job 101:
Design kosarka, start of the top module:
module kosarka(
      input clk,                                            
      input rst,                                            
      input b0,b1,b2,b3,                                    
      input p0,p1,p2,                                       
      output a,b,c,d,e,f,g,dp,                              
      output [3:0] an                                       
    );
Settings: LEC_CHECK=0, ABC_AREA=0, CAP_MARGIN=0, CORE_MARGIN=2, CORE_UTILIZATION=71, CTS_CLUSTER_SIZE=39, HOLD_SLACK_MARGIN=0.28, PLACE_DENSITY=0.35, SETUP_SLACK_MARGIN=0.53, SLEW_MARGIN=20; clock period 3.99 ns.
run.sh (not shown) runs the stock make flow with config.mk's settings and CLKGATE_MAP_FILE=.
Job 101 finished every stage; the final checks, however, were not passed, the failures being negative setup slack.
Modified inputs, job 102 compared to job 101
- PLACE_DENSITY_LB_ADDON: unset -> 0.09
- ABC_AREA: 0 -> 1
- PLACE_DENSITY: 0.35 -> unset
Findings:
Job 102 completed end to end with timing, DRC and antenna clean. Proportion of power drawn by combinational gates: job 102 vs job 101 up 0.2 points. Diff job 101 -> job 102: wire length on met3 has increased, slack of the critical path has increased, first-pass GRT wire length has decreased, total of plain and repair buffers excluding clock buffers has decreased. The cell count after synthesis of job 102 is higher than that of job 101.
Relative to job 102, the following input files were edited for job 103:
- PLACE_DENSITY: unset -> 0.95
- SETUP_SLACK_MARGIN: 0.53 -> 0.64
- PLACE_DENSITY_LB_ADDON: 0.09 -> unset
- CTS_CLUSTER_DIAMETER: unset -> 29
- HOLD_SLACK_MARGIN: 0.28 -> unset
- CORE_UTILIZATION: 71 -> 72
- CAP_MARGIN: 0 -> 20
[summary]
- Status: job 103 FAILED at global routing (tool error)
- Between job 102 and job 103, the share of async-settable or async-resettable flops after synthesis does not differ in any meaningful way.
- On number of cells in the design after placement, job 103 tracks job 102 almost exactly.
- The chip height in job 103 sits 0.89 µm below the value recorded for job 102.
- Area of the die, job 103 vs job 102: down slightly
- Job 102 -> job 103: core area decreased slightly
- Diff job 102 -> job 103 | H-tree depth | increase of 1
- Count of cells resized by post-cts repair, job 102 and job 103: higher on job 103
- Delta (job 103 minus job 102): post-synthesis compound-gate area fraction held steady; cell area reported after detailed placement comparable.


## xenon
Starting RTL as in the previous note.
clock: 4.0 ns
lec_check: 0
abc_area: 1
cap_margin: 20
cell_pad_in_sites_detail_placement: 0
cell_pad_in_sites_global_placement: 1
core_margin: 7
core_utilization: 40
cts_cluster_diameter: 268
gpl_timing_driven: 0
max_routing_layer: met5
min_routing_layer: met2
place_density_lb_addon: 0.14
slew_margin: 20
tns_end_percent: 80
### xenon -> tundra
# xenon
export LEC_CHECK = 0
export ABC_AREA = 1
export CAP_MARGIN = 20
export CELL_PAD_IN_SITES_DETAIL_PLACEMENT = 0
export CELL_PAD_IN_SITES_GLOBAL_PLACEMENT = 1
export CORE_MARGIN = 7
export CORE_UTILIZATION = 40
export CTS_CLUSTER_DIAMETER = 268
export GPL_TIMING_DRIVEN = 0
export MAX_ROUTING_LAYER = met5
export MIN_ROUTING_LAYER = met2
export PLACE_DENSITY_LB_ADDON = 0.14
export SLEW_MARGIN = 20
export TNS_END_PERCENT = 80
create_clock -name core_clock -period 4.0 [get_ports {clk}]
# tundra
export LEC_CHECK = 0
export CAP_MARGIN = 20
export CORE_MARGIN = 2
export CORE_UTILIZATION = 40
export SLEW_MARGIN = 20
create_clock -name core_clock -period 7.18 [get_ports {clk}]
--- outcome ---
When tundra is set beside xenon, its critical path buffer and inverter count turns out to be 2 smaller.
met5 as the top routing layer in use was reported by xenon, and met4 by tundra.
Compared with xenon, tundra shows number of cells in Yosys stat that has gone down by more than 10%.
Compared with xenon, in tundra core area +0.54%, synthesized instance count went down, final area saw a decrease, critical path depth saw a decrease.
diff inputs: tundra => cedar
# tundra
export LEC_CHECK = 0
export CAP_MARGIN = 20
export CORE_MARGIN = 2
export CORE_UTILIZATION = 40
export SLEW_MARGIN = 20
create_clock -name core_clock -period 7.18 [get_ports {clk}]
# cedar
export LEC_CHECK = 0
export CAP_MARGIN = 20
export CORE_MARGIN = 2
export CORE_UTILIZATION = 40
export SLEW_MARGIN = 20
create_clock -name core_clock -period 10.0 [get_ports {clk}]
Notes after the runs:
- Taking cedar as 1.0, tundra lands at 1.5 on cell-internal power.
- Maximum number of pins on one net before global-route repair (cedar vs. tundra) increases by a little under 10%
- Diff cedar..tundra | cell count of the worst reg-to-reg path | unchanged
- cedar leaves more setup margin than tundra.
Power figures rest on the tool's default switching activity, not on a simulated workload.
